File: design/flow/run.sh
#!/bin/bash
# the make line also repeats each setting of config.mk as NAME=value (left out here)
make -C /OpenROAD-flow-scripts/flow DESIGN_CONFIG=/design/flow/config.mk WORK_HOME=/design/flow/orfs CLKGATE_MAP_FILE= finish
File: design/flow/config.mk
export PLATFORM = sky130hd
export DESIGN_NAME = test_wrapper
export DESIGN_NICKNAME = test_wrapper
export VERILOG_FILES = /design/flow/design.v
export SDC_FILE = /design/flow/constraint.sdc
export NUM_CORES = 4
export LEC_CHECK = 0
export ABC_AREA = 1
export CAP_MARGIN = 20
export CORE_MARGIN = 2
export CORE_UTILIZATION = 40
export GPL_ROUTABILITY_DRIVEN = 0
export HOLD_SLACK_MARGIN = 0.19
export MAX_ROUTING_LAYER = met4
export SETUP_SLACK_MARGIN = 0.59
export SLEW_MARGIN = 0
export TNS_END_PERCENT = 50
File: design/flow/constraint.sdc
create_clock -name core_clock -period 4.74 [get_ports {clk}]
set_input_delay 0.9480 -clock core_clock [delete_from_list [all_inputs] [get_ports {clk}]]
set_output_delay 0.9480 -clock core_clock [all_outputs]
set_load 0.01 [all_outputs]
File: design/flow/design.v
module randomiser #(
	parameter WIDTH = 32
)(
	input clk,
	input reset,
	input enable,
	input  [31:0] i_initial,
	output [31:0] o
);
	reg [31:0] r;
	always @(posedge clk) begin
		if (reset)
			r <= i_initial;
		else if (enable) begin
				r[31] <= r[0];
				r[29] <= r[30] ^ r[0];
				r[25] <= r[26] ^ r[0];
				r[24] <= r[25] ^ r[0];
				r[   30] <= r[   31];
				r[28:26] <= r[29:27];
				r[23: 0] <= r[24: 1];
			end
	end
	assign o = r;
endmodule
module driver #(
	parameter WIDTH = 32
)(
	input reset,
	input clk_dut,
	input  [WIDTH-1:0] i_rand_a,
	input  [WIDTH-1:0] i_rand_b,
	input  [WIDTH-1:0] i_dut_out,
	output      [31:0] o_dut_delay,
	input              i_fselect,
	input  [WIDTH-1:0] i_fmanual_a,
	input  [WIDTH-1:0] i_fmanual_b,
	input  [WIDTH-1:0] i_fbitset_a,
	input  [WIDTH-1:0] i_fbitset_b,
	input  [WIDTH-1:0] i_fbitclr_a,
	input  [WIDTH-1:0] i_fbitclr_b,
	output [WIDTH-1:0] o_drive_dut_a,
	output [WIDTH-1:0] o_drive_dut_b,
	output [WIDTH-1:0] o_drive_mon_a,
	output [WIDTH-1:0] o_drive_mon_b
);
	localparam K = 4;
	reg [K-1:0] delay_count;
	reg [K-1:0] out_count;
	reg [  3:0] test_state;
	localparam STATE_IDLE  = 4'b0001;
	localparam STATE_READY = 4'b0010;
	localparam STATE_COUNT = 4'b0100;
	localparam STATE_DONE  = 4'b1000;
	always @(posedge clk_dut)
		if (reset)
			test_state <= STATE_IDLE;
		else case (test_state)
			STATE_IDLE : if (~|i_dut_out) test_state <= STATE_READY;
			STATE_READY: if ( &out_count) test_state <= STATE_COUNT;
			STATE_COUNT: if (~|i_dut_out) test_state <= STATE_DONE;
			STATE_DONE :                  test_state <= STATE_DONE;
			default    :                  test_state <= STATE_IDLE;
		endcase
	always @(posedge clk_dut)
		if (reset)
			delay_count <= {K{1'b1}};
		else if(test_state == STATE_COUNT)
			delay_count <= delay_count + 1'b1;
	always @(posedge clk_dut)
		if (reset)
			out_count <= {K{1'b0}};
		else if (test_state == STATE_DONE || i_fselect == 1'b1)
			out_count <= {K{1'b0}};
		else
			out_count <= out_count + 1'b1;
	reg [WIDTH-1:0] a_0;
	reg [WIDTH-1:0] b_0;
	always @(posedge clk_dut)
		if (reset) begin
			a_0 <= {WIDTH{1'b0}};
			b_0 <= {WIDTH{1'b0}};
		end
		else if (&out_count) begin
			a_0 <= {WIDTH{1'b0}};
			b_0 <= {WIDTH{1'b0}};
		end
		else begin
			a_0 <= i_rand_a;
			b_0 <= i_rand_b;
		end
	assign o_dut_delay = (test_state == STATE_DONE) ? delay_count : {32{1'b1}};
	reg [WIDTH-1:0] sa_0;
	reg [WIDTH-1:0] sb_0;
	reg [WIDTH-1:0] fa_0;
	reg [WIDTH-1:0] fb_0;
	always @(posedge clk_dut)
		if (i_fselect == 1'b0) begin
			sa_0 <= a_0 | i_fbitset_a;
			sb_0 <= b_0 | i_fbitset_b;
			fa_0 <= sa_0 & (~i_fbitclr_a);
			fb_0 <= sb_0 & (~i_fbitclr_b);
		end
		else begin
			sa_0 <= i_fmanual_a;
			sb_0 <= i_fmanual_b;
			fa_0 <= sa_0;
			fb_0 <= sb_0;
		end
	reg [WIDTH-1:0] fa_1;
	reg [WIDTH-1:0] fa_2;
	reg [WIDTH-1:0] fb_1;
	reg [WIDTH-1:0] fb_2;
	always @(posedge clk_dut) begin
		fa_1 <= fa_0;
		fa_2 <= fa_1;
		fb_1 <= fb_0;
		fb_2 <= fb_1;
	end
	assign o_drive_dut_a = fa_0;
	assign o_drive_dut_b = fb_0;
	assign o_drive_mon_a = fa_2;
	assign o_drive_mon_b = fb_2;
endmodule
module sub_mon #(
	parameter WIDTH = 32
)(
	input clk,
	input en,
	input reset,
	input      [WIDTH-1:0] i_a,
	input      [WIDTH-1:0] i_b,
	input      [WIDTH-1:0] i_dut_o,
	output reg [WIDTH-1:0] o_mon_o,
	output reg [WIDTH-1:0] o_dtm_o
);
	always @(posedge clk)
		if (!en)
			o_mon_o <= o_mon_o;
		else if (i_a[0] && i_b[0])
			o_mon_o <= i_b;
		else
			o_mon_o <= i_a + i_b;
	always @(posedge clk)
		if (en)
			o_dtm_o <= i_dut_o;
endmodule
module monitor #(
	parameter WIDTH       = 32,
	parameter NUM_SUB_MON = 2
)(
	input clk,
	input reset,
	input  [WIDTH-1:0] i_dut_ia,
	input  [WIDTH-1:0] i_dut_ib,
	input  [WIDTH-1:0] i_dut_os,
	output             o_mon_ready,
	output [WIDTH-1:0] o_diff
);
	reg [NUM_SUB_MON-1:0] dist_ctr;
	reg [NUM_SUB_MON-1:0] dist_ctr_delayed;
	always @(posedge clk) begin
		if (reset) begin
			dist_ctr        [NUM_SUB_MON-1]   <= 1'b1;
			dist_ctr        [NUM_SUB_MON-2:0] <= {(NUM_SUB_MON-1){1'b0}};
			dist_ctr_delayed[NUM_SUB_MON-1:0] <= {NUM_SUB_MON{1'b0}};
		end
		else begin
			dist_ctr              [0] <= dist_ctr[NUM_SUB_MON-1];
			dist_ctr[NUM_SUB_MON-1:1] <= dist_ctr[NUM_SUB_MON-2:0];
			dist_ctr_delayed          <= dist_ctr;
		end
	end
	reg        [WIDTH-1:0] a       [NUM_SUB_MON-1:0];
	reg        [WIDTH-1:0] b       [NUM_SUB_MON-1:0];
	reg        [WIDTH-1:0] o_dut   [NUM_SUB_MON-1:0];
	wire       [WIDTH-1:0] o_mon   [NUM_SUB_MON-1:0];
	wire       [WIDTH-1:0] o_dtm   [NUM_SUB_MON-1:0];
	reg        [WIDTH-1:0] sub_diff[NUM_SUB_MON-1:0];
	reg        [WIDTH-1:0] diff;
	wire [NUM_SUB_MON-1:0] en_sub;
	wire [NUM_SUB_MON-1:0] mat_diff[WIDTH-1:0];
	reg [1:0] ready_ctr;
	always @(posedge clk) begin
		if (reset)
			ready_ctr <= 2'b00;
		else if (dist_ctr[0])
			case (ready_ctr)
				2'b00:   ready_ctr <= 2'b01;
				2'b01:   ready_ctr <= 2'b10;
				2'b10:   ready_ctr <= 2'b11;
				2'b11:	ready_ctr <= 2'b11;
				default: ready_ctr <= 2'b00;
			endcase
	end
	assign o_mon_ready = &ready_ctr;
	assign o_diff = (&ready_ctr) ? diff : {WIDTH{1'b0}};
	genvar gi, gj;
	generate
	for (gi=0; gi<NUM_SUB_MON; gi=gi+1) begin: gen_sub_mon
		always @(posedge clk)
			if (reset) begin
				a    [gi] <= {WIDTH{1'b0}};
				b    [gi] <= {WIDTH{1'b0}};
				o_dut[gi] <= {WIDTH{1'b0}};
			end
			else if (dist_ctr[gi]) begin
				a    [gi] <= i_dut_ia;
				b    [gi] <= i_dut_ib;
				o_dut[gi] <= i_dut_os;
			end
		always @(posedge clk)
			if (reset)
				sub_diff [gi] <= {WIDTH{1'b0}};
			else if (dist_ctr[gi])
				sub_diff [gi] <= o_dtm[gi] ^ o_mon[gi];
			else
				sub_diff [gi] <= {WIDTH{1'b0}};
		assign en_sub[gi] = dist_ctr_delayed[gi];
		sub_mon #(
			.WIDTH     ( WIDTH )
		) u_sub_mon (
			.clk       ( clk         ),
			.en        ( en_sub[gi]  ),
			.reset     ( reset    ),
			.i_a       ( a    [gi] ),
			.i_b       ( b    [gi] ),
			.i_dut_o   ( o_dut[gi] ),
			.o_mon_o   ( o_mon[gi] ),
			.o_dtm_o   ( o_dtm[gi] )
		);
	end
	for (gj=0; gj<WIDTH; gj=gj+1) begin: gen_mat_outer
		for (gi=0; gi<NUM_SUB_MON; gi=gi+1) begin: gen_mat_inner
			assign mat_diff[gj][gi] = sub_diff [gi][gj];
		end
	end
	for (gj=0; gj<WIDTH; gj=gj+1) begin: gen_diff
		always @(posedge clk)
			diff[gj] <= |mat_diff[gj];
	end
	endgenerate
endmodule
module scoreboard #(
	parameter WIDTH = 32
)(
	input clk,
	input reset,
	input  i_freeze,
	input  i_mon_ready,
	input  [WIDTH-1:0] i_diff,
	output [31:0] o_data_ctr,
	output [31:0] o_error_ctr,
	output [31:0] o_maxacc,
	output [31:0] o_minacc
);
	wire enable;
	assign enable = !i_freeze && i_mon_ready;
	reg [31:0] data_ctr;
	reg [31:0] error_ctr;
	always @(posedge clk)
		if (reset) begin
			error_ctr <= {32{1'b0}};
			data_ctr  <= {32{1'b0}};
		end
		else if (enable) begin
			data_ctr <= data_ctr + 1'b1;
			if (|i_diff)
				error_ctr <= error_ctr + 1'b1;
		end
	assign o_data_ctr = data_ctr;
	assign o_error_ctr = error_ctr;
	reg [5:0] acc;
	wire [31:0] padded_diff;
	assign padded_diff = {i_diff, {32-WIDTH{1'b0}}};
	always @(posedge clk)
		casex(padded_diff)
			32'b1xxxxxxxxxxxxxxxxxxxxxxxxxxxxxxx: acc <= 6'h00;
			32'b01xxxxxxxxxxxxxxxxxxxxxxxxxxxxxx: acc <= 6'h01;
			32'b001xxxxxxxxxxxxxxxxxxxxxxxxxxxxx: acc <= 6'h02;
			32'b0001xxxxxxxxxxxxxxxxxxxxxxxxxxxx: acc <= 6'h03;
			32'b00001xxxxxxxxxxxxxxxxxxxxxxxxxxx: acc <= 6'h04;
			32'b000001xxxxxxxxxxxxxxxxxxxxxxxxxx: acc <= 6'h05;
			32'b0000001xxxxxxxxxxxxxxxxxxxxxxxxx: acc <= 6'h06;
			32'b00000001xxxxxxxxxxxxxxxxxxxxxxxx: acc <= 6'h07;
			32'b000000001xxxxxxxxxxxxxxxxxxxxxxx: acc <= 6'h08;
			32'b0000000001xxxxxxxxxxxxxxxxxxxxxx: acc <= 6'h09;
			32'b00000000001xxxxxxxxxxxxxxxxxxxxx: acc <= 6'h0a;
			32'b000000000001xxxxxxxxxxxxxxxxxxxx: acc <= 6'h0b;
			32'b0000000000001xxxxxxxxxxxxxxxxxxx: acc <= 6'h0c;
			32'b00000000000001xxxxxxxxxxxxxxxxxx: acc <= 6'h0d;
			32'b000000000000001xxxxxxxxxxxxxxxxx: acc <= 6'h0e;
			32'b0000000000000001xxxxxxxxxxxxxxxx: acc <= 6'h0f;
			32'b00000000000000001xxxxxxxxxxxxxxx: acc <= 6'h10;
			32'b000000000000000001xxxxxxxxxxxxxx: acc <= 6'h11;
			32'b0000000000000000001xxxxxxxxxxxxx: acc <= 6'h12;
			32'b00000000000000000001xxxxxxxxxxxx: acc <= 6'h13;
			32'b000000000000000000001xxxxxxxxxxx: acc <= 6'h14;
			32'b0000000000000000000001xxxxxxxxxx: acc <= 6'h15;
			32'b00000000000000000000001xxxxxxxxx: acc <= 6'h16;
			32'b000000000000000000000001xxxxxxxx: acc <= 6'h17;
			32'b0000000000000000000000001xxxxxxx: acc <= 6'h18;
			32'b00000000000000000000000001xxxxxx: acc <= 6'h19;
			32'b000000000000000000000000001xxxxx: acc <= 6'h1a;
			32'b0000000000000000000000000001xxxx: acc <= 6'h1b;
			32'b00000000000000000000000000001xxx: acc <= 6'h1c;
			32'b000000000000000000000000000001xx: acc <= 6'h1d;
			32'b0000000000000000000000000000001x: acc <= 6'h1e;
			32'b00000000000000000000000000000001: acc <= 6'h1f;
			32'b00000000000000000000000000000000: acc <= 6'h20;
			default:                              acc <= 6'h00;
		endcase
	reg [5:0] maxacc;
	reg [5:0] minacc;
	always @(posedge clk)
		if (reset) begin
			maxacc <= 6'h00;
			minacc <= 6'h20;
		end
		else if (enable) begin
			if (acc > maxacc)
				maxacc <= acc;
			if (acc < minacc)
				minacc <= acc;
		end
	assign o_maxacc = {{32-WIDTH{1'b0}}, maxacc};
	assign o_minacc = {{32-WIDTH{1'b0}}, minacc};
endmodule
module testbench #(
	parameter WIDTH = 16,
	parameter NUM_SUB_MON = 3
)(
	input clk_dut,
	input reset,
	input enable,
	input freeze,
	output [31:0] o_data_ctr,
	output [31:0] o_error_ctr,
	output [31:0] o_dut_delay,
	input              i_fselect,
	input  [WIDTH-1:0] i_fmanual_a,
	input  [WIDTH-1:0] i_fmanual_b,
	input  [WIDTH-1:0] i_fbitset_a,
	input  [WIDTH-1:0] i_fbitset_b,
	input  [WIDTH-1:0] i_fbitclr_a,
	input  [WIDTH-1:0] i_fbitclr_b,
	output [31:0] o_maxacc,
	output [31:0] o_minacc,
	output [WIDTH-1:0] o_dut_a,
	output [WIDTH-1:0] o_dut_b,
	input  [WIDTH-1:0] i_dut_out
);
	wire      [31:0] rand_a;
	wire      [31:0] rand_b;
	wire [WIDTH-1:0] drive_mon_a;
	wire [WIDTH-1:0] drive_mon_b;
	wire [WIDTH-1:0] mnt_diff;
	wire             mon_ready;
	randomiser #(
		.WIDTH      ( WIDTH      )
	) u_randomiser_a (
	  .clk         ( clk_dut    ),
	  .reset       ( reset      ),
	  .enable      ( enable     ),
	  .i_initial   (32'hCAFEF00D),
	  .o           ( rand_a     )
	);
	randomiser #(
		.WIDTH      ( WIDTH      )
	) u_randomiser_b (
	  .clk         ( clk_dut    ),
	  .reset       ( reset      ),
	  .enable      ( enable     ),
	  .i_initial   (32'hFEEDC0DE),
	  .o           ( rand_b     )
	);
	driver #(
		.WIDTH      ( WIDTH      )
	) u_driver (
		.reset      ( reset      ),
		.clk_dut    ( clk_dut    ),
		.i_rand_a   ( rand_a[WIDTH-1:0]),
		.i_rand_b   ( rand_b[WIDTH-1:0]),
		.i_dut_out  ( i_dut_out  ),
		.i_fselect    ( i_fselect  ),
		.i_fmanual_a  ( i_fmanual_a  ),
		.i_fmanual_b  ( i_fmanual_b  ),
		.i_fbitset_a  ( i_fbitset_a  ),
		.i_fbitset_b  ( i_fbitset_b  ),
		.i_fbitclr_a  ( i_fbitclr_a  ),
		.i_fbitclr_b  ( i_fbitclr_b  ),
		.o_dut_delay   ( o_dut_delay ),
		.o_drive_dut_a ( o_dut_a     ),
		.o_drive_dut_b ( o_dut_b     ),
		.o_drive_mon_a ( drive_mon_a ),
		.o_drive_mon_b ( drive_mon_b )
	);
	monitor #(
		.WIDTH      ( WIDTH      ),
		.NUM_SUB_MON( NUM_SUB_MON)
	) u_monitor (
		.clk        ( clk_dut    ),
		.reset      ( reset      ),
		.i_dut_ia   ( drive_mon_a),
		.i_dut_ib   ( drive_mon_b),
		.i_dut_os   ( i_dut_out  ),
		.o_mon_ready( mon_ready  ),
		.o_diff     ( mnt_diff   )
	);
	scoreboard #(
		.WIDTH      ( WIDTH      )
	) u_scoreboard (
		.clk        ( clk_dut    ),
		.reset      ( reset      ),
		.i_freeze   ( freeze     ),
		.i_mon_ready( mon_ready  ),
		.i_diff     ( mnt_diff   ),
		.o_error_ctr( o_error_ctr),
		.o_data_ctr ( o_data_ctr ),
		.o_maxacc   ( o_maxacc   ),
		.o_minacc   ( o_minacc   )
	);
endmodule
module test_wrapper #(
	parameter SYS_VERSION = 41,
	parameter WIDTH = 16,
	parameter NUM_SUB_MON = 3
)(
	input clk,
	input reset,
	input       [5:0] slave_address,
	input             slave_read,
	input             slave_write,
	input      [31:0] slave_writedata,
	output reg [31:0] slave_readdata,
	output [WIDTH-1:0] dut_a,
	output [WIDTH-1:0] dut_b,
	input  [WIDTH-1:0] dut_out
);
	reg  [31:0] d_hpc_ctrl;
	wire [31:0] o_hpc_datctr;
	wire [31:0] o_hpc_errctr;
	wire [31:0] o_hpc_sysver;
	wire [31:0] o_hpc_dutdelay;
	reg  [31:0] i_hpc_fselect;
	reg  [31:0] i_hpc_fmanual_a;
	reg  [31:0] i_hpc_fmanual_b;
	reg  [31:0] i_hpc_fbitset_a;
	reg  [31:0] i_hpc_fbitset_b;
	reg  [31:0] i_hpc_fbitclr_a;
	reg  [31:0] i_hpc_fbitclr_b;
	reg  [31:0] o_hpc_maxacc;
	reg  [31:0] o_hpc_minacc;
	localparam D_CTRL_ADDR     = 6'h00;
	localparam O_SYSVER_ADDR   = 6'h04;
	localparam I_FSELECT_ADDR    = 6'h10;
	localparam I_FMANUAL_A_ADDR  = 6'h14;
	localparam I_FMANUAL_B_ADDR  = 6'h18;
	localparam I_FBITSET_A_ADDR  = 6'h1C;
	localparam I_FBITSET_B_ADDR  = 6'h20;
	localparam I_FBITCLR_A_ADDR  = 6'h24;
	localparam I_FBITCLR_B_ADDR  = 6'h28;
	localparam O_DUTDELAY_ADDR   = 6'h2C;
	localparam O_DATCTR_ADDR   = 6'h30;
	localparam O_ERRCTR_ADDR   = 6'h34;
	localparam O_MAXACC_ADDR   = 6'h38;
	localparam O_MINACC_ADDR   = 6'h3C;
	wire writing = ~slave_read && slave_write;
	wire reading = slave_read && ~slave_write;
	always @(posedge clk) begin
		case (slave_address)
			D_CTRL_ADDR:
				if (writing)
					d_hpc_ctrl <= slave_writedata;
				else if (reading)
					slave_readdata <= d_hpc_ctrl;
			O_DATCTR_ADDR:
				if (reading)
					slave_readdata <= o_hpc_datctr;
			O_ERRCTR_ADDR:
				if (reading)
					slave_readdata <= o_hpc_errctr;
			O_SYSVER_ADDR:
				if (reading)
					slave_readdata <= o_hpc_sysver;
			O_DUTDELAY_ADDR:
				if (reading)
					slave_readdata <= o_hpc_dutdelay;
			O_MAXACC_ADDR:
				if (reading)
					slave_readdata <= o_hpc_maxacc;
			O_MINACC_ADDR:
				if (reading)
					slave_readdata <= o_hpc_minacc;
			I_FSELECT_ADDR:
				if (writing)
					i_hpc_fselect <= slave_writedata;
			I_FMANUAL_A_ADDR:
				if (writing)
					i_hpc_fmanual_a <= slave_writedata;
			I_FMANUAL_B_ADDR:
				if (writing)
					i_hpc_fmanual_b <= slave_writedata;
			I_FBITSET_A_ADDR:
				if (writing)
					i_hpc_fbitset_a <= slave_writedata;
			I_FBITSET_B_ADDR:
				if (writing)
					i_hpc_fbitset_b <= slave_writedata;
			I_FBITCLR_A_ADDR:
				if (writing)
					i_hpc_fbitclr_a <= slave_writedata;
			I_FBITCLR_B_ADDR:
				if (writing)
					i_hpc_fbitclr_b <= slave_writedata;
		endcase
	end
	assign o_hpc_sysver = SYS_VERSION;
	testbench #(
		.WIDTH      ( WIDTH      ),
		.NUM_SUB_MON( NUM_SUB_MON)
	) u_testbench (
		.clk_dut    ( clk        ),
		.reset      ( d_hpc_ctrl[0] ),
		.enable     ( d_hpc_ctrl[1] ),
		.freeze     ( d_hpc_ctrl[2] ),
		.o_data_ctr ( o_hpc_datctr  ),
		.o_error_ctr( o_hpc_errctr  ),
		.o_dut_delay( o_hpc_dutdelay),
		.i_fselect    ( i_hpc_fselect[0] ),
		.i_fmanual_a  ( i_hpc_fmanual_a[WIDTH-1:0] ),
		.i_fmanual_b  ( i_hpc_fmanual_b[WIDTH-1:0] ),
		.i_fbitset_a  ( i_hpc_fbitset_a[WIDTH-1:0] ),
		.i_fbitset_b  ( i_hpc_fbitset_b[WIDTH-1:0] ),
		.i_fbitclr_a  ( i_hpc_fbitclr_a[WIDTH-1:0] ),
		.i_fbitclr_b  ( i_hpc_fbitclr_b[WIDTH-1:0] ),
		.o_maxacc   ( o_hpc_maxacc  ),
		.o_minacc   ( o_hpc_minacc  ),
		.o_dut_a    ( dut_a      ),
		.o_dut_b    ( dut_b      ),
		.i_dut_out  ( dut_out    )
	);
endmodule
==> results of run 1 <==
==> layout make-up <==
cell class / instances / area share
sequential: 786 / 0.513
multi-input combinational: 2264 / 0.303
clock buffer: 119 / 0.0670
timing repair buffer: 151 / 0.0407
tap: 1030 / 0.0361
inverter: 279 / 0.0295
clock inverter: 34 / 0.0108
antenna: 3 / 0.000210
==> through the flow <==
| stage | hold slack, ns | util |
|---|---|---|
| after floorplan | 0.310 | - |
| after detailed placement | 0.312 | 0.433 |
| after global placement | 0.310 | 0.433 |
| after global routing | 0.330 | 0.470 |
| after CTS | 0.326 | 0.470 |
| final | 0.325 | 0.470 |
==> layer usage <==
layer / share of wire / wire length, microns / track usage / vias to the layer above
met1: 0.48 / 38200 / 0.290 / 10800
met2: 0.45 / 35400 / 0.319 / 549
met5: 0 / 0 / - / -
met4: 0.022 / 1770 / 0.0576 / 0
li1: - / - / - / 11600
met3: 0.051 / 4060 / 0.0288 / 109
==> results.yml, run 1 <==
# synthesis and place-and-route metrics
run_status:
  status: "complete, no violations"
global_route:
  antenna_found_initial: 4
  grt_first_pass_wirelength_microns: 124000
  grt_usage: 0.209
  grt_overflow: 0
  grt_max_degree: 132
  grt_pass1_vias: 21800
worst_setup_path:
  cp.depth: 8
  startpoint: "slave_address[1]"
  rr_worst_depth: 9
  worstSetupPathType: "in -> reg"
  worstPathArrival_ns: 3.31
  crit_buf_inv: 3
  crit_fanout: 33
  required_ns: 5.01
  r2r_start: "u_testbench.u_monitor.b[1][0]"
  cp_slowest_cell: "buf_4"
  cp-end-kind: "flip-flop"
  r2r_setup_slack_ns: 2.04
  worstPathCellList: "clkdlybuf4s50_1 > nor2_1 > nand3_1 > nor2_1 > nor2_2 > buf_4 > a31oi_4 > buf_4"
  critPathLaunchType: "primary input"
  cp_top_family: "buffers and inverters"
  endpoint: "slave_readdata[24]"
  max_stage_delay_ns: 0.43
die:
  chip_area_sq_um: 79000
  fp_util: 0.404
  die_w_microns: 281
  io_pins: 122
  fp.dieH_microns: 281
  core-area_sq_um: 75900
  num_rows: 101
synth:
  syn_nets: 3576
  netlist_area_sq_um: 30700
  synth_cell_types: 42
  yosys_cells: 3463
  async_flop_share: 0
  topCellsByArea: "dfxtp_1, edfxtp_1, nand2_1"
  ys_sh_aoi: 0.0828
  synth_area_leader_cell: "dfxtp_1"
  ys_sh_adder: 0.0224
  post-synth-top-count-cell: "nand2_1"
  synthCells: 3463
  synth.ff_latch_count: 786
  synthMuxAreaShare: 0
  synth_chip_area_sq_um: 30700
  ys.flop_type: "dfxtp_1"
  xor_share: 0.0217
  ys_sh_simple: 0.225
  edf_count: 257
  synth-seq-area-share: 0.596
  topCombFamilyByArea: "simple AND/OR/NAND/NOR gates"
  synth_area_per_cell_sq_um: 8.86
  synth_top_area_share: 0.345
  common_cells: "nand2_1, nor2_1, dfxtp_1"
  synth_warnings: 14
hold_path:
  holdCritStartpoint: "u_testbench.u_driver.fb_1[4]"
  whs_path_depth: 0
  min_to: "u_testbench.u_driver.fb_2[4]"
  hp-class: "reg -> reg"
cts:
  cts_hold_buf: 0
  clkTransAtPathRegs_ns: 0.06
  cts.htree.levels: 3
  clock-sinks: 786
  postCtsSetupBuffers: 0
  cts_buffers: 82
  ctsLongestPathBuffers: 3
  clk_root_buffer_cell: "clkbuf_16"
  cts_resized: 0
  cts_tree: "yes"
  clk_latency_ns: 0.64
pwr:
  p_per_area_nw_per_um2: 382
  seqPwrFrac: 0.512
  switching_power_mw: 2.82
  p_clk_mw: 6.47
  power_frac_comb: 0.014
  p_comb_mw: 0.190
  ir_worst_vdd_v: 0.000249
  switching_share: 0.207
  cellLeakagePower_nw: 14.8
  p_total_mw: 13.6
  power_leader: "registers"
  internal_power_mw: 10.8
  p_clk_frac: 0.474
  power_sequential_mw: 6.99
sta:
  skew_ns: 0.0588
  tns_ns: 0
  min_period_over_period: 0.642
  hold_viol: 0
  worst_pin_slew_ns: 0.899
  finalCriticalPeriod_ns: 3.04
  slew_viol_final: 0
  finalSetupViolations: 0
  finalWorstSetupSlack_ns: 1.70
  rsz0062_at_grt: "no"
  relSlewSlack: 0.400
  fmax_ghz: 0.329
placed_design:
  dp_slack_ns: 1.02
  dpl_cell_area_sq_um: 32900
  place_inst: 4509
  portBuffers: 120
  dpl.hpwl_microns: 53800
final_layout:
  final_cell_area_sq_um: 35700
  regArea_sq_um: 18300
  comb_area_sq_um: 10800
  syn_to_final_growth_pct: 16.4
  fin_nets: 3677
  nFillCells: 7188
  finalNonFillerCells: 4666
routing:
  routedWlPerCell_microns: 17.0
  drt_iter0_markers: 1802
  dr.pass1.iters: 6
  routed_via_density: 4.94
  drtAntennaViolNets: 0
  wirelength_microns: 79400
  drc: 0
  vias: 23000
flow_run:
  cap_violations: 0
  warning_count: 29
==> inputs of run 2 (changes only) <==
ABC_AREA = 0   (was 1)
CAP_MARGIN = 0   (was 20)
CORE_UTILIZATION = 70   (was 40)
CTS_CLUSTER_SIZE = 24   (was unset)
GPL_ROUTABILITY_DRIVEN = unset   (was 0)
HOLD_SLACK_MARGIN = 0.29   (was 0.19)
MAX_ROUTING_LAYER = unset   (was met4)
SETUP_SLACK_MARGIN = 0.53   (was 0.59)
SLEW_MARGIN = 20   (was 0)
TNS_END_PERCENT = unset   (was 50)
clock period = 1.91 ns   (was 4.74 ns; I/O delays follow)
==> run 2 against run 1 <==
Effect of this change:
- the layout now fails its checks (negative setup slack)
- total power grew 150%
- register-to-register slack lost 2.8 ns
- count of clock-buffer cells in the layout shrank 17
- non-clock buffer count grew 411
- first-iteration DRC count grew to 2.6 times the previous value
- via count grew 14%
- critical path type is now reg -> reg
==> results.yml, run 2 <==
# synthesis and place-and-route metrics
run_status:
  status: "finished with violations"
  so_faults: "negative setup slack"
pwr:
  power_sequential_mw: 17.3
  switching_power_mw: 7.68
  switching_share: 0.226
  p_clk_frac: 0.470
  p_comb_mw: 0.661
  p_per_area_nw_per_um2: 874
  ir_worst_vdd_v: 0.00157
  cellLeakagePower_nw: 15.8
  power_leader: "registers"
  internal_power_mw: 26.3
  p_clk_mw: 16.0
  seqPwrFrac: 0.510
  power_frac_comb: 0.019
routing:
  routedWlPerCell_microns: 34.5
  dr.pass1.iters: 9
  routed_via_density: 7.29
  drc: 0
  wirelength_microns: 124000
  drtAntennaViolNets: 0
  drt_iter0_markers: 4726
  vias: 26200
synth:
  synth_cell_types: 67
  synthCells: 2466
  yosys_cells: 2466
  synthMuxAreaShare: 0.0608
  synth_chip_area_sq_um: 28700
  syn_nets: 2579
  synth_area_leader_cell: "dfxtp_1"
  common_cells: "dfxtp_1, nor2_1, edfxtp_1"
  synth.ff_latch_count: 786
  synth_top_area_share: 0.370
  xor_share: 0.0434
  ys_sh_adder: 0.0240
  edf_count: 257
  ys_sh_aoi: 0.0784
  topCombFamilyByArea: "simple AND/OR/NAND/NOR gates"
  async_flop_share: 0
  topCellsByArea: "dfxtp_1, edfxtp_1, mux2i_1"
  ys_sh_simple: 0.136
  netlist_area_sq_um: 28700
  ys.flop_type: "dfxtp_1"
  synth_area_per_cell_sq_um: 11.6
  synth_warnings: 14
  synth-seq-area-share: 0.639
  post-synth-top-count-cell: "dfxtp_1"
final_layout:
  nFillCells: 858
  regArea_sq_um: 18500
  syn_to_final_growth_pct: 35.5
  utilization: 0.956
  fin_nets: 3106
  comb_area_sq_um: 11600
  finalNonFillerCells: 3587
sta:
  relSlewSlack: 0.196
  hold_viol: 0
  finalCriticalPeriod_ns: 2.71
  slew_viol_final: 0
  worst_pin_slew_ns: 1.19
  min_period_over_period: 1.42
  fmax_ghz: 0.368
  rsz0062_at_grt: "yes"
  finalSetupViolations: 101
  skew_ns: 0.0391
  finalWorstSetupSlack_ns: -0.804
  whs_ns: 0.296
cts:
  clock-sinks: 786
  cts.htree.levels: 3
  clk_root_buffer_cell: "clkbuf_16"
  cts_buffers: 73
  clkTransAtPathRegs_ns: 0.07
  ctsLongestPathBuffers: 3
  clk_latency_ns: 0.65
  cts_tree: "yes"
global_route:
  grt_first_pass_wirelength_microns: 133000
  grt_usage: 0.418
  grt_pass1_vias: 22700
  grt_max_degree: 89
  antenna_found_initial: 7
  grt_overflow: 0
placed_design:
  place_inst: 3313
  portBuffers: 120
  gp_congestion: 0.935
  dp_slack_ns: -0.426
  dpl.hpwl_microns: 51000
worst_setup_path:
  max_stage_delay_ns: 0.65
  cp-end-kind: "flip-flop"
  required_ns: 2.31
  worstSetupPathType: "reg -> reg"
  cp_slowest_cell: "a211oi_1"
  rr_worst_depth: 9
  critPathLaunchType: "flip-flop"
  cpMostUsedCell: "o211ai_1"
  crit_fanout: 3
  cp.depth: 9
  worstPathCellList: "ha_1 > a211oi_1 > o211ai_1 > o211ai_1 > a21boi_2 > nor2_1 > xor2_1 > o21ai_1 > buf_4"
  r2r_setup_slack_ns: -0.80
  worstPathArrival_ns: 3.11
  r2r_start: "u_testbench.u_monitor.a[2][7]"
  crit_buf_inv: 1
  startpoint: "u_testbench.u_monitor.a[2][7]"
  cp_top_family: "AND-OR/OR-AND gates"
hold_path:
  min_to: "d_hpc_ctrl[18]"
  hp-class: "in -> reg"
  whs_path_depth: 1
  holdCritStartpoint: "slave_writedata[18]"
die:
  num_rows: 74
  chip_area_sq_um: 42600
  fp.dieH_microns: 206
  die_w_microns: 206
  io_pins: 122
  fp_util: 0.705
  core-area_sq_um: 40600
flow_run:
  warning_count: 32
  cap_violations: 0
==> run 2: layer usage <==
metal,vias to the layer above,GRT usage,routed length (microns)
met2,2998,0.726,53000
li1,9662,-,-
met4,14,0.251,16300
met5,-,0,174
met1,12100,0.479,36400
met3,1388,0.0793,17800
==> run 2: per-stage QoR <==
stage	total power, mW	area, sq um	setup TNS (ns)
floorplan	17.9	29500	-18.06
global placement	18.2	33300	-56.08
detailed placement	18.2	33300	-64.99
CTS	33.0	36900	-7.06
global route	34.3	38800	-25.56
finish	33.9	38800	-23.19
==> run 2: repair_timing <==
action	in CTS	in global routing
gates cloned	2	21
pin swaps	106	117
resized	552	238
endpoints found under the setup margin	518	576
setup buffers	52	62
hold buffers	0	0
==> run 2: final cells by class <==
type                            instances  share of cell area
Sequential cell                       786               0.475
Multi-Input combinational cell       1537               0.299
Timing Repair Buffer                  562               0.141
Clock buffer                          102              0.0541
Tap cell                              532              0.0171
Clock inverter                         32              0.0100
Inverter                               33             0.00338
Antenna cell                            3            0.000193
==> inputs of run 3 (changes only) <==
ABC_AREA = unset   (was 0)
CAP_MARGIN = 20   (was 0)
CORE_UTILIZATION = 72   (was 70)
CTS_CLUSTER_SIZE = 31   (was 24)
HOLD_SLACK_MARGIN = -0.09   (was 0.29)
PLACE_DENSITY = 0.35   (was unset)
SETUP_SLACK_MARGIN = 0.27   (was 0.53)
clock period = 2.21 ns   (was 1.91 ns; I/O delays follow)
==> run 3 against run 2 <==
Effect of this change:
- still fails the layout checks on negative setup slack
- combinational power decreased by 33%
- non-clock buffer count is 248 lower
- largest cell class unchanged
- synthesized cell count did not move
- clock power down about 20%
- total power down 17%
- flip-flop count unchanged
- largest power group unchanged
- sequential share of layout area rose by 4.2 points
- global-route usage decreased by 5.1 points
- die size fell by 2.7%
- via count down 20%
- utilization fell by 5.8 points
- worst hold slack improved by 0.027 ns
==> results.yml, run 3 <==
# synthesis and place-and-route metrics
synth:
  yosys_cells: 2466
  synth.ff_latch_count: 786
  xor_share: 0.0434
  synth_cell_types: 67
  synth_area_per_cell_sq_um: 11.6
  synth-seq-area-share: 0.639
  ys.flop_type: "dfxtp_1"
  edf_count: 257
  synth_top_area_share: 0.370
  common_cells: "dfxtp_1, nor2_1, edfxtp_1"
  synth_chip_area_sq_um: 28700
  synthCells: 2466
  synth_area_leader_cell: "dfxtp_1"
  syn_nets: 2579
  topCombFamilyByArea: "simple AND/OR/NAND/NOR gates"
  topCellsByArea: "dfxtp_1, edfxtp_1, mux2i_1"
  async_flop_share: 0
  ys_sh_adder: 0.0240
  synth_warnings: 14
  ys_sh_simple: 0.136
  netlist_area_sq_um: 28700
  post-synth-top-count-cell: "dfxtp_1"
  ys_sh_aoi: 0.0784
  synthMuxAreaShare: 0.0608
routing:
  drtAntennaViolNets: 0
  drt_iter0_markers: 2168
  drc: 0
  vias: 21000
  dr.pass1.iters: 6
  routedWlPerCell_microns: 24.2
  wirelength_microns: 80800
  routed_via_density: 6.29
cts:
  ctsLongestPathBuffers: 3
  cts_hold_buf: 0
  clock-sinks: 786
  clkTransAtPathRegs_ns: 0.06
  cts.htree.levels: 3
  cts_buffers: 74
  clk_latency_ns: 0.62
  clk_root_buffer_cell: "clkbuf_16"
  cts_tree: "yes"
worst_setup_path:
  critPathLaunchType: "flip-flop"
  crit_fanout: 3
  required_ns: 2.54
  cp.depth: 9
  r2r_start: "u_testbench.u_monitor.a[2][2]"
  worstPathArrival_ns: 2.68
  cp_slowest_cell: "or3_4"
  rr_worst_depth: 9
  startpoint: "u_testbench.u_monitor.a[2][2]"
  cp-end-kind: "flip-flop"
  r2r_setup_slack_ns: -0.14
  crit_buf_inv: 1
  worstSetupPathType: "reg -> reg"
  cp_top_family: "simple AND/OR/NAND/NOR gates"
  max_stage_delay_ns: 0.38
  worstPathCellList: "ha_2 > or3_4 > o22a_4 > buf_4 > and2_4 > o21ai_4 > nand2_2 > xnor2_1 > a21oi_2"
pwr:
  internal_power_mw: 22.4
  seqPwrFrac: 0.531
  p_per_area_nw_per_um2: 794
  cellLeakagePower_nw: 14.0
  p_clk_frac: 0.454
  power_leader: "registers"
  power_sequential_mw: 15.0
  p_clk_mw: 12.8
  ir_worst_vdd_v: 0.00103
  switching_power_mw: 5.85
  power_frac_comb: 0.016
  p_comb_mw: 0.442
  switching_share: 0.207
sta:
  finalSetupViolations: 13
  skew_ns: 0.0211
  finalCriticalPeriod_ns: 2.35
  hold_viol: 0
  relSlewSlack: 0.506
  worst_pin_slew_ns: 0.739
  rsz0062_at_grt: "yes"
  slew_viol_final: 0
  min_period_over_period: 1.06
  tns_ns: -0.771
  finalWorstSetupSlack_ns: -0.136
  fmax_ghz: 0.426
final_layout:
  finalNonFillerCells: 3334
  utilization: 0.898
  fin_nets: 2859
  syn_to_final_growth_pct: 23.9
global_route:
  grt_max_degree: 108
  grt_pass1_vias: 20900
  grt_first_pass_wirelength_microns: 116000
  grt_usage: 0.367
  antenna_found_initial: 4
  grt_overflow: 0
flow_run:
  warning_count: 35
  cap_violations: 0
die:
  chip_area_sq_um: 41400
  fp.dieH_microns: 204
  die_w_microns: 204
  io_pins: 122
  fp_util: 0.725
  num_rows: 73
  core-area_sq_um: 39500
placed_design:
  portBuffers: 120
  dpl.hpwl_microns: 46800
  place_inst: 3155
  gp_congestion: 0.884
hold_path:
  whs_path_depth: 0
  hp-class: "reg -> reg"
  holdCritStartpoint: "u_testbench.u_driver.fa_1[11]"
  min_to: "u_testbench.u_driver.fa_2[11]"
run_status:
  status: "finished with violations"
  so_faults: "negative setup slack"
==> run 3: through the flow <==
step / power, mW / area, sq um / setup slack [ns] / hold WS, ns
floorplan: 15.4 / 28900 / -0.0944 / 0.310
global placement: 15.7 / 31800 / -0.137 / 0.311
detailed placement: 15.7 / 31800 / -0.309 / 0.312
CTS: 28.1 / 34800 / -0.0777 / 0.320
global route: 28.8 / 35500 / -0.163 / 0.331
finish: 28.2 / 35500 / -0.136 / 0.322
==> run 3: repair_timing <==
item	CTS	global route
resized	190	118
gates cloned	0	1
setup endpoints to repair	139	94
pin swaps	66	70
buffers inserted	15	24
==> run 3: layout make-up <==
class	count	area (sq um)
Multi-Input combinational cell	1537	11000
Antenna cell	1	2.50
Inverter	33	124
Clock buffer	105	2080
Clock inverter	33	337
Fill cell	1582	4040
Timing Repair Buffer	314	2970
Tap cell	525	657
Sequential cell	786	18400
==> run 3: layer usage <==
layer  track usage  wire length [microns]  up-vias
li1              -                      -     9196
met1         0.439                  28800    10200
met2         0.643                  41000     1169
met3        0.0539                   5850      357
met4         0.194                   5000        6
met5             0                     38        -
==> inputs of run 4 (changes only) <==
CELL_PAD_IN_SITES_GLOBAL_PLACEMENT = 3   (was unset)
CORE_MARGIN = 9   (was 2)
CORE_UTILIZATION = 54   (was 72)
CTS_CLUSTER_DIAMETER = 274   (was unset)
CTS_CLUSTER_SIZE = 100   (was 31)
HOLD_SLACK_MARGIN = unset   (was -0.09)
PLACE_DENSITY = unset   (was 0.35)
SETUP_SLACK_MARGIN = unset   (was 0.27)
TNS_END_PERCENT = 5   (was unset)
clock period = 3.0 ns   (was 2.21 ns; I/O delays follow)
==> run 4 against run 3 <==
Effect of this change:
- synthesized area unchanged
- synthesized cell count unchanged
- die size is 49% higher
- the run now fails in global placement without I/O
==> results.yml, run 4 <==
# flow metrics
run_status:
  status: "aborted with a tool error"
  lastStage: "global placement without I/O"
  firstError: "[ERROR GPL-0301] Utilization 100.572 % exceeds 100%."
synth:
  ys_sh_adder: 0.0240
  ys_sh_aoi: 0.0784
  synth_area_per_cell_sq_um: 11.6
  synth_area_leader_cell: "dfxtp_1"
  synth-seq-area-share: 0.639
  ys_sh_simple: 0.136
  synth_chip_area_sq_um: 28700
  common_cells: "dfxtp_1, nor2_1, edfxtp_1"
  edf_count: 257
  synth_top_area_share: 0.370
  synthMuxAreaShare: 0.0608
  synthCells: 2466
  synth_warnings: 14
  synth.ff_latch_count: 786
  netlist_area_sq_um: 28700
  synth_cell_types: 67
  topCellsByArea: "dfxtp_1, edfxtp_1, mux2i_1"
  ys.flop_type: "dfxtp_1"
  async_flop_share: 0
  post-synth-top-count-cell: "dfxtp_1"
  topCombFamilyByArea: "simple AND/OR/NAND/NOR gates"
  yosys_cells: 2466
  xor_share: 0.0434
  syn_nets: 2579
die:
  num_rows: 84
  core-area_sq_um: 52600
  die_w_microns: 248
  fp_util: 0.545
  chip_area_sq_um: 61700
  fp.dieH_microns: 248
==> inputs of run 5 (changes only) <==
CELL_PAD_IN_SITES_GLOBAL_PLACEMENT = unset   (was 3)
CORE_MARGIN = 2   (was 9)
CORE_UTILIZATION = 72   (was 54)
CTS_CLUSTER_DIAMETER = 28   (was 274)
CTS_CLUSTER_SIZE = 50   (was 100)
PLACE_DENSITY = 0.35   (was unset)
TNS_END_PERCENT = unset   (was 5)
clock period = 2.94 ns   (was 3.0 ns; I/O delays follow)
==> run 5 against run 4 <==
Effect of this change:
- now clean on timing, DRC and antenna
- synthesized cell count did not move
- synthesized area stayed put
- die size fell by 33%
==> results.yml, run 5 <==
# synthesis and place-and-route metrics
cts:
  cts.htree.levels: 4
  ctsLongestPathBuffers: 3
  clock-sinks: 786
  cts_resized: 0
  clkTransAtPathRegs_ns: 0.05
  cts_tree: "yes"
  clk_latency_ns: 0.69
  postCtsSetupBuffers: 0
  cts_buffers: 140
  cts_hold_buf: 0
  clk_root_buffer_cell: "clkbuf_16"
pwr:
  power_frac_comb: 0.011
  cellLeakagePower_nw: 14.0
  power_leader: "clock"
  p_clk_frac: 0.574
  seqPwrFrac: 0.415
  p_per_area_nw_per_um2: 770
  p_clk_mw: 15.6
  switching_power_mw: 5.66
  power_sequential_mw: 11.3
  p_comb_mw: 0.293
  switching_share: 0.209
  ir_worst_vdd_v: 0.000630
  internal_power_mw: 21.5
sta:
  rsz0062_at_grt: "no"
  tns_ns: 0
  relSlewSlack: 0.398
  min_period_over_period: 0.925
  hold_viol: 0
  fmax_ghz: 0.368
  finalSetupViolations: 0
  slew_viol_final: 0
  worst_pin_slew_ns: 0.903
  finalCriticalPeriod_ns: 2.72
  skew_ns: 0.0337
worst_setup_path:
  critPathLaunchType: "flip-flop"
  cp_top_family: "AND-OR/OR-AND gates"
  cp-end-kind: "flip-flop"
  cp.depth: 8
  required_ns: 3.36
  r2r_start: "u_testbench.u_monitor.b[0][2]"
  max_stage_delay_ns: 0.42
  cpMostUsedCell: "a21oi_1"
  startpoint: "u_testbench.u_monitor.b[0][2]"
  worstPathArrival_ns: 3.14
  worstPathCellList: "ha_1 > a21oi_1 > a21oi_1 > or3_1 > a31oi_1 > o21bai_1 > a211oi_1 > o21ai_1"
  r2r_setup_slack_ns: 0.22
  rr_worst_depth: 8
  crit_buf_inv: 0
  cp_slowest_cell: "a31oi_1"
  crit_fanout: 4
  worstSetupPathType: "reg -> reg"
global_route:
  grt_overflow: 0
  grt_max_degree: 95
  grt_usage: 0.363
  grt_first_pass_wirelength_microns: 114000
  antenna_found_initial: 0
  grt_pass1_vias: 20800
synth:
  synth_chip_area_sq_um: 28700
  ys_sh_aoi: 0.0784
  synth_area_per_cell_sq_um: 11.6
  ys.flop_type: "dfxtp_1"
  synth-seq-area-share: 0.639
  common_cells: "dfxtp_1, nor2_1, edfxtp_1"
  syn_nets: 2579
  async_flop_share: 0
  edf_count: 257
  synth_top_area_share: 0.370
  topCombFamilyByArea: "simple AND/OR/NAND/NOR gates"
  xor_share: 0.0434
  synth_warnings: 14
  post-synth-top-count-cell: "dfxtp_1"
  netlist_area_sq_um: 28700
  synth_cell_types: 67
  synth_area_leader_cell: "dfxtp_1"
  ys_sh_adder: 0.0240
  topCellsByArea: "dfxtp_1, edfxtp_1, mux2i_1"
  ys_sh_simple: 0.136
  yosys_cells: 2466
  synth.ff_latch_count: 786
  synthCells: 2466
  synthMuxAreaShare: 0.0608
routing:
  dr.pass1.iters: 5
  drc: 0
  wirelength_microns: 74100
  drtAntennaViolNets: 0
  routed_via_density: 6.03
  routedWlPerCell_microns: 22.4
  drt_iter0_markers: 1793
  diodes: 0
  vias: 20000
placed_design:
  place_inst: 3051
  portBuffers: 120
  dpl.hpwl_microns: 43200
  gp_congestion: 0.923
hold_path:
  min_to: "u_testbench.u_driver.fb_2[10]"
  holdCritStartpoint: "u_testbench.u_driver.fb_1[10]"
  hp-class: "reg -> reg"
  whs_path_depth: 0
die:
  chip_area_sq_um: 41400
  fp.dieH_microns: 204
  fp_util: 0.725
  die_w_microns: 204
  io_pins: 122
  num_rows: 73
  core-area_sq_um: 39500
flow_run:
  cap_violations: 0
  warning_count: 29
run_status:
  status: "complete, no violations"
final_layout:
  nFillCells: 1651
  syn_to_final_growth_pct: 23.1
  finalNonFillerCells: 3310
  fin_nets: 2781
[run 5: stage by stage]
step | hold WS (ns) | power, mW | setup WS [ns] | util | instance area (sq um)
2_1_floorplan | 0.310 | 11.6 | 0.0756 | - | 28700
3_3_place_gp | 0.310 | 11.8 | 0.296 | 0.774 | 30600
3_5_place_dp | 0.312 | 11.8 | 0.268 | 0.774 | 30600
4_1_cts | 0.324 | 27.2 | 0.216 | 0.892 | 35300
5_1_grt | 0.325 | 27.8 | 0.0431 | 0.892 | 35300
6_report | 0.324 | 27.2 | 0.219 | 0.892 | 35300
[run 5: area by class of cell]
cell class / count / area, sq um / share of cell area
flip-flops and latches: 786 / 18300 / 0.519
inverters: 33 / 124 / 0.00351
clock inverters: 84 / 731 / 0.0207
repair buffers: 171 / 1680 / 0.0477
clock buffers: 175 / 3930 / 0.111
well taps: 525 / 657 / 0.0186
multi-input cells: 1536 / 9840 / 0.279
[run 5: metal layers]
layer	track usage	vias up	routed length, microns
li1	-	9075	-
met4	0.192	0	3630
met1	0.428	9759	28200
met5	0	-	0
met3	0.0733	206	4900
met2	0.626	914	37300
==> inputs of run 6 (changes only) <==
CAP_MARGIN = 5   (was 20)
CORE_UTILIZATION = 70   (was 72)
CTS_CLUSTER_DIAMETER = 381   (was 28)
CTS_CLUSTER_SIZE = 20   (was 50)
HOLD_SLACK_MARGIN = -0.09   (was unset)
PLACE_DENSITY = unset   (was 0.35)
SETUP_SLACK_MARGIN = 0.36   (was unset)
clock period = 1.61 ns   (was 2.94 ns; I/O delays follow)
==> run 6 against run 5 <==
Effect of this change:
- the flow now stops in global routing
- die size rose by 2.8%
- synthesized cell count did not move
- synthesized area is the same
==> results.yml, run 6 <==
# flow metrics
synth:
  ys_sh_adder: 0.0240
  synth_cell_types: 67
  post-synth-top-count-cell: "dfxtp_1"
  yosys_cells: 2466
  synth_warnings: 14
  synth-seq-area-share: 0.639
  ys.flop_type: "dfxtp_1"
  common_cells: "dfxtp_1, nor2_1, edfxtp_1"
  synth_chip_area_sq_um: 28700
  synth_area_per_cell_sq_um: 11.6
  topCombFamilyByArea: "simple AND/OR/NAND/NOR gates"
  synth.ff_latch_count: 786
  synthCells: 2466
  topCellsByArea: "dfxtp_1, edfxtp_1, mux2i_1"
  async_flop_share: 0
  edf_count: 257
  synth_area_leader_cell: "dfxtp_1"
  synth_top_area_share: 0.370
  syn_nets: 2579
  xor_share: 0.0434
  synthMuxAreaShare: 0.0608
  ys_sh_aoi: 0.0784
  ys_sh_simple: 0.136
  netlist_area_sq_um: 28700
placed_design:
  dpl_cell_area_sq_um: 33900
  dp_slack_ns: -0.730
  portBuffers: 120
  gp_congestion: 0.912
  dpl.hpwl_microns: 52000
die:
  chip_area_sq_um: 42600
  die_w_microns: 206
  io_pins: 122
  fp.dieH_microns: 206
  core-area_sq_um: 40600
  num_rows: 74
  fp_util: 0.705
cts:
  cts_hold_buf: 0
  clk_root_buffer_cell: "clkbuf_16"
  cts.htree.levels: 2
  clock-sinks: 786
  ctsLongestPathBuffers: 3
  cts_buffers: 45
run_status:
  lastStage: "global routing"
  status: "aborted with a tool error"
-- run 6: metrics by stage --
step / instances / hold WS (ns)
after global placement: 3383 / 0.311
after floorplan: 2466 / 0.310
after detailed placement: 3383 / 0.312
after CTS: 3562 / 0.200
-- run 6: timing repair --
item	in CTS
setup endpoints to repair	603
gates cloned	23
pin swaps	155
buffers inserted	75
gates resized	635
==> inputs of run 7 (changes only) <==
CAP_MARGIN = 20   (was 5)
CORE_UTILIZATION = 32   (was 70)
CTS_CLUSTER_DIAMETER = unset   (was 381)
CTS_CLUSTER_SIZE = 65   (was 20)
GPL_TIMING_DRIVEN = 0   (was unset)
HOLD_SLACK_MARGIN = unset   (was -0.09)
MAX_ROUTING_LAYER = met5   (was unset)
SETUP_SLACK_MARGIN = unset   (was 0.36)
TNS_END_PERCENT = 90   (was unset)
clock period = 2.51 ns   (was 1.61 ns; I/O delays follow)
==> run 7 against run 6 <==
Effect of this change:
- now clean on timing, DRC and antenna
- synthesized cell count is the same
- synthesized area unchanged
- die size increased by 120%
==> results.yml, run 7 <==
# synthesis and place-and-route metrics
cts:
  cts.htree.levels: 3
  cts_tree: "yes"
  clkTransAtPathRegs_ns: 0.06
  cts_hold_buf: 0
  ctsLongestPathBuffers: 3
  clk_latency_ns: 0.63
  cts_buffers: 81
  clk_root_buffer_cell: "clkbuf_16"
  clock-sinks: 786
synth:
  synth_top_area_share: 0.370
  synth_area_leader_cell: "dfxtp_1"
  ys_sh_simple: 0.136
  syn_nets: 2579
  synth-seq-area-share: 0.639
  topCombFamilyByArea: "simple AND/OR/NAND/NOR gates"
  post-synth-top-count-cell: "dfxtp_1"
  synth_chip_area_sq_um: 28700
  synth_area_per_cell_sq_um: 11.6
  synthCells: 2466
  xor_share: 0.0434
  ys_sh_aoi: 0.0784
  topCellsByArea: "dfxtp_1, edfxtp_1, mux2i_1"
  synth_cell_types: 67
  synth.ff_latch_count: 786
  netlist_area_sq_um: 28700
  async_flop_share: 0
  synthMuxAreaShare: 0.0608
  synth_warnings: 14
  common_cells: "dfxtp_1, nor2_1, edfxtp_1"
  ys.flop_type: "dfxtp_1"
  edf_count: 257
  yosys_cells: 2466
  ys_sh_adder: 0.0240
placed_design:
  dpl.hpwl_microns: 53000
  gp_congestion: 0.867
  portBuffers: 119
  place_inst: 3759
hold_path:
  min_to: "u_testbench.u_driver.fb_2[9]"
  holdCritStartpoint: "u_testbench.u_driver.fb_1[9]"
  hp-class: "reg -> reg"
  whs_path_depth: 0
die:
  die_w_microns: 303
  chip_area_sq_um: 92000
  io_pins: 122
  fp_util: 0.324
  core-area_sq_um: 88500
  fp.dieH_microns: 303
  num_rows: 109
worst_setup_path:
  cp-end-kind: "flip-flop"
  crit_fanout: 5
  crit_buf_inv: 0
  r2r_start: "u_testbench.u_monitor.b[2][2]"
  cp_slowest_cell: "or3_1"
  cp_top_family: "AND-OR/OR-AND gates"
  r2r_setup_slack_ns: 0.08
  worstSetupPathType: "reg -> reg"
  worstPathCellList: "ha_4 > or3_1 > o22a_2 > a41o_4 > a211oi_4 > o21bai_1 > xnor2_1 > o21ai_2"
  critPathLaunchType: "flip-flop"
  worstPathArrival_ns: 2.77
  startpoint: "u_testbench.u_monitor.b[2][2]"
  max_stage_delay_ns: 0.37
  required_ns: 2.86
  cp.depth: 8
  rr_worst_depth: 8
routing:
  routedWlPerCell_microns: 18.6
  routed_via_density: 4.71
  diodes: 0
  drc: 0
  drt_iter0_markers: 1186
  vias: 18500
  drtAntennaViolNets: 0
  dr.pass1.iters: 5
  wirelength_microns: 72800
sta:
  finalCriticalPeriod_ns: 2.43
  finalSetupViolations: 0
  slew_viol_final: 0
  hold_viol: 0
  min_period_over_period: 0.967
  relSlewSlack: 0.217
  worst_pin_slew_ns: 1.16
  rsz0062_at_grt: "yes"
  tns_ns: 0
  skew_ns: 0.0340
  fmax_ghz: 0.412
pwr:
  ir_worst_vdd_v: 0.000422
  power_leader: "registers"
  power_sequential_mw: 13.2
  seqPwrFrac: 0.519
  p_clk_frac: 0.467
  switching_power_mw: 5.17
  p_comb_mw: 0.351
  internal_power_mw: 20.2
  power_frac_comb: 0.014
  switching_share: 0.204
  p_total_mw: 25.4
  cellLeakagePower_nw: 13.0
  p_per_area_nw_per_um2: 736
  p_clk_mw: 11.9
final_layout:
  finalNonFillerCells: 3924
  nFillCells: 8453
  fin_nets: 2803
  utilization: 0.390
  syn_to_final_growth_pct: 20.4
global_route:
  grt_max_degree: 34
  antenna_found_initial: 5
  grt_overflow: 0
  grt_usage: 0.158
  busiest_layer: "met2"
  grt_pass1_vias: 17800
  use_met1: 0.210
  grt_use_met3: 0.0252
  grt_first_pass_wirelength_microns: 109000
  met2_usage: 0.263
flow_run:
  cap_violations: 0
  warning_count: 29
run_status:
  status: "complete, no violations"
## run 7: metrics by stage
stage	hold slack (ns)	area (sq um)	setup WS (ns)
global route	0.325	34500	-0.0427
global placement	0.310	31300	-1.19
floorplan	0.310	28700	0.00633
finish	0.324	34500	0.0824
CTS	0.324	34300	-0.00463
detailed placement	0.312	31500	-0.934
## run 7: area by class of cell
type / instances / area, sq um / share of cell area
inverters: 33 / 124 / 0.00359
flip-flops and latches: 786 / 18300 / 0.531
plain buffers: 110 / 455 / 0.0132
well taps: 1165 / 1460 / 0.0422
multi-input cells: 1537 / 10000 / 0.291
clock inverters: 35 / 337 / 0.00976
clock buffers: 117 / 2330 / 0.0675
repair buffers: 141 / 1450 / 0.0420
## run 7: repair_timing
action                     CTS  global route
resized                     22            40
pin swaps                    4            10
buffers inserted             5             8
cloned                       1             0
setup endpoints to repair  136            92
## run 7: layer usage
metal | up-vias | wire length [microns]
li1 | 9099 | -
met1 | 8884 | 33200
met2 | 405 | 34700
met3 | 107 | 3110
met4 | 2 | 1860
met5 | - | 10
==> inputs of run 8 (changes only) <==
CORE_UTILIZATION = 72   (was 32)
CTS_CLUSTER_SIZE = 31   (was 65)
GPL_TIMING_DRIVEN = unset   (was 0)
HOLD_SLACK_MARGIN = -0.09   (was unset)
MAX_ROUTING_LAYER = unset   (was met5)
PLACE_DENSITY = 0.64   (was unset)
SETUP_SLACK_MARGIN = 0.62   (was unset)
TNS_END_PERCENT = unset   (was 90)
clock period = 2.21 ns   (was 2.51 ns; I/O delays follow)
==> run 8 against run 7 <==
Effect of this change:
- via count grew 28%
- critical path depth shrank 1
- design area grew 7.9%
- combinational power grew 49%
- critical path type unchanged
- synthesized area is the same
- global-route usage grew 27 points
- routed wire length grew 45%
- count of clock-buffer cells in the layout shrank 12
- worst hold slack gained 0.0029 ns
- now fails the layout checks on negative setup slack
- synthesized cell count is the same
- clock power grew about 10%
==> results.yml, run 8 <==
# synthesis and place-and-route metrics
final_layout:
  nFillCells: 978
  utilization: 0.942
  fin_nets: 2942
  syn_to_final_growth_pct: 29.9
  finalNonFillerCells: 3412
  regArea_sq_um: 18500
  comb_area_sq_um: 11900
synth:
  edf_count: 257
  synth-seq-area-share: 0.639
  synth_cell_types: 67
  ys.flop_type: "dfxtp_1"
  synth_warnings: 14
  synth_top_area_share: 0.370
  topCellsByArea: "dfxtp_1, edfxtp_1, mux2i_1"
  synthCells: 2466
  ys_sh_adder: 0.0240
  ys_sh_aoi: 0.0784
  common_cells: "dfxtp_1, nor2_1, edfxtp_1"
  synthMuxAreaShare: 0.0608
  topCombFamilyByArea: "simple AND/OR/NAND/NOR gates"
  synth_chip_area_sq_um: 28700
  post-synth-top-count-cell: "dfxtp_1"
  synth_area_leader_cell: "dfxtp_1"
  netlist_area_sq_um: 28700
  synth_area_per_cell_sq_um: 11.6
  async_flop_share: 0
  yosys_cells: 2466
  synth.ff_latch_count: 786
  syn_nets: 2579
  xor_share: 0.0434
  ys_sh_simple: 0.136
die:
  num_rows: 73
  die_w_microns: 204
  core-area_sq_um: 39500
  fp.dieH_microns: 204
  fp_util: 0.725
  io_pins: 122
  chip_area_sq_um: 41400
global_route:
  grt_max_degree: 85
  grt_usage: 0.424
  grt_overflow: 0
  grt_pass1_vias: 22600
  grt_first_pass_wirelength_microns: 132000
  antenna_found_initial: 3
run_status:
  status: "finished with violations"
  so_faults: "negative setup slack"
pwr:
  p_clk_frac: 0.461
  seqPwrFrac: 0.521
  power_leader: "registers"
  p_clk_mw: 13.2
  power_frac_comb: 0.018
  cellLeakagePower_nw: 14.8
  internal_power_mw: 22.4
  ir_worst_vdd_v: 0.000966
  p_total_mw: 28.7
  power_sequential_mw: 14.9
  p_comb_mw: 0.522
  switching_share: 0.220
  switching_power_mw: 6.31
  p_per_area_nw_per_um2: 771
placed_design:
  dpl.hpwl_microns: 46600
  portBuffers: 120
  gp_congestion: 0.905
  place_inst: 3151
routing:
  wirelength_microns: 105000
  drtAntennaViolNets: 0
  drc: 0
  dr.pass1.iters: 6
  diodes: 0
  routed_via_density: 6.92
  vias: 23600
  routedWlPerCell_microns: 30.9
  drt_iter0_markers: 3487
worst_setup_path:
  worstPathArrival_ns: 3.26
  rr_endpoint: "u_testbench.u_scoreboard.data_ctr[29]"
  cp_top_family: "simple AND/OR/NAND/NOR gates"
  required_ns: 2.72
  critPathLaunchType: "flip-flop"
  cpMostUsedCell: "nand3_2"
  cp_slowest_cell: "nor4b_4"
  worstSetupPathType: "reg -> reg"
  max_stage_delay_ns: 0.75
  startpoint: "u_testbench.u_scoreboard.data_ctr[13]"
  r2r_start: "u_testbench.u_scoreboard.data_ctr[13]"
  rr_worst_depth: 7
  cp-end-kind: "flip-flop"
  crit_fanout: 5
  endpoint: "u_testbench.u_scoreboard.data_ctr[29]"
  crit_buf_inv: 1
  cp.depth: 7
  worstPathCellList: "and4_1 > nand3_2 > nor4b_4 > buf_6 > nand3_2 > xor2_1 > nor2_1"
  r2r_setup_slack_ns: -0.54
sta:
  min_period_over_period: 1.24
  finalCriticalPeriod_ns: 2.75
  rsz0062_at_grt: "yes"
  hold_viol: 0
  finalSetupViolations: 45
  finalWorstSetupSlack_ns: -0.537
  fmax_ghz: 0.364
  tns_ns: -5.69
  whs_ns: 0.327
  skew_ns: 0.0531
  relSlewSlack: 0.512
  worst_pin_slew_ns: 0.731
  slew_viol_final: 0
cts:
  clock-sinks: 786
  cts_buffers: 73
  ctsLongestPathBuffers: 3
  cts_tree: "yes"
  clk_latency_ns: 0.65
  cts.htree.levels: 3
  clkTransAtPathRegs_ns: 0.07
  clk_root_buffer_cell: "clkbuf_16"
hold_path:
  min_to: "u_testbench.u_driver.fa_2[0]"
  hp-class: "reg -> reg"
  whs_path_depth: 0
  holdCritStartpoint: "u_testbench.u_driver.fa_1[0]"
flow_run:
  warning_count: 32
  cap_violations: 0
==> run 8: final cells by class <==
class	count	share of cell area
clock buffer	105	0.0583
clock inverter	28	0.00746
inverter	33	0.00333
multi-input combinational	1538	0.319
sequential	786	0.496
tap	525	0.0176
timing repair buffer	397	0.0980
==> run 8: routing by layer <==
metal	vias up	global-route usage	wire length [microns]	share of wire
met4	6	0.285	11000	0.10
li1	9329	-	-	-
met3	826	0.0775	11400	0.11
met5	-	0	43	0.00041
met2	2253	0.715	49500	0.47
met1	11200	0.496	33400	0.32
==> run 8: what timing repair did <==
action | in CTS | in global routing
pin swaps | 108 | 127
gates cloned | 6 | 2
gates resized | 519 | 197
setup endpoints to repair | 424 | 369
buffers inserted | 69 | 51
hold buffers | 0 | 0
endpoints found under the hold margin | 0 | 0
==> run 8: metrics by stage <==
step                setup slack [ns]  cell area, sq um
detailed placement            -0.159             32100
finish                        -0.537             37200
floorplan                    -0.0935             29400
CTS                          -0.0763             35900
global route                  -0.479             37200
global placement              -0.139             32100
==> inputs of run 9 (changes only) <==
CTS_CLUSTER_DIAMETER = 345   (was unset)
CTS_CLUSTER_SIZE = 39   (was 31)
HOLD_SLACK_MARGIN = unset   (was -0.09)
PLACE_DENSITY = unset   (was 0.64)
PLACE_DENSITY_LB_ADDON = 0.0   (was unset)
SETUP_SLACK_MARGIN = 0.39   (was 0.62)
clock period = 1.31 ns   (was 2.21 ns; I/O delays follow)
==> run 9 against run 8 <==
Effect of this change:
- the run now fails in global routing
- synthesized area is the same
- synthesized cell count is the same
- die size is the same
==> results.yml, run 9 <==
# flow metrics
run_status:
  status: "aborted with a tool error"
  lastStage: "global routing"
  firstError: "[ERROR GRT-0232] Routing congestion too high. Check the congestion heatmap in the GUI."
synth:
  synth_chip_area_sq_um: 28700
  synthCells: 2466
  synth_cell_types: 67
  topCellsByArea: "dfxtp_1, edfxtp_1, mux2i_1"
  xor_share: 0.0434
  ys.flop_type: "dfxtp_1"
  common_cells: "dfxtp_1, nor2_1, edfxtp_1"
  synthMuxAreaShare: 0.0608
  edf_count: 257
  synth-seq-area-share: 0.639
  synth_area_per_cell_sq_um: 11.6
  topCombFamilyByArea: "simple AND/OR/NAND/NOR gates"
  async_flop_share: 0
  synth_warnings: 14
  synth_area_leader_cell: "dfxtp_1"
  synth_top_area_share: 0.370
  post-synth-top-count-cell: "dfxtp_1"
  netlist_area_sq_um: 28700
  yosys_cells: 2466
  ys_sh_simple: 0.136
  ys_sh_aoi: 0.0784
  syn_nets: 2579
  synth.ff_latch_count: 786
  ys_sh_adder: 0.0240
cts:
  cts_buffers: 24
  cts.htree.levels: 1
  clock-sinks: 786
  ctsLongestPathBuffers: 3
  cts_hold_buf: 0
  clk_root_buffer_cell: "clkbuf_16"
placed_design:
  dpl_cell_area_sq_um: 34400
  portBuffers: 120
  dpl.hpwl_microns: 54800
  gp_congestion: 0.933
die:
  fp.dieH_microns: 204
  fp_util: 0.725
  die_w_microns: 204
  core-area_sq_um: 39500
  io_pins: 122
  chip_area_sq_um: 41400
  num_rows: 73
global_route:
  grt_overflow: 3303
  grt_usage: 1.02
## run 9: layer usage
layer,global-route usage,overflow
met1,0.915,22
met2,1.29,2430
met3,0.797,39
met4,1.17,811
met5,0.444,1
## run 9: per-stage QoR
stage | setup WS (ns) | cells | hold slack (ns)
2_1_floorplan | -0.836 | 2466 | 0.310
3_3_place_gp | -0.923 | 3402 | 0.311
3_5_place_dp | -0.966 | 3402 | 0.312
4_1_cts | -0.958 | 3515 | 0.160
## run 9: timing repair
item / CTS
cloned: 13
pin swaps: 126
endpoints found under the setup margin: 851
resized: 606
buffers inserted: 56
Power and IR drop assume default switching activity.
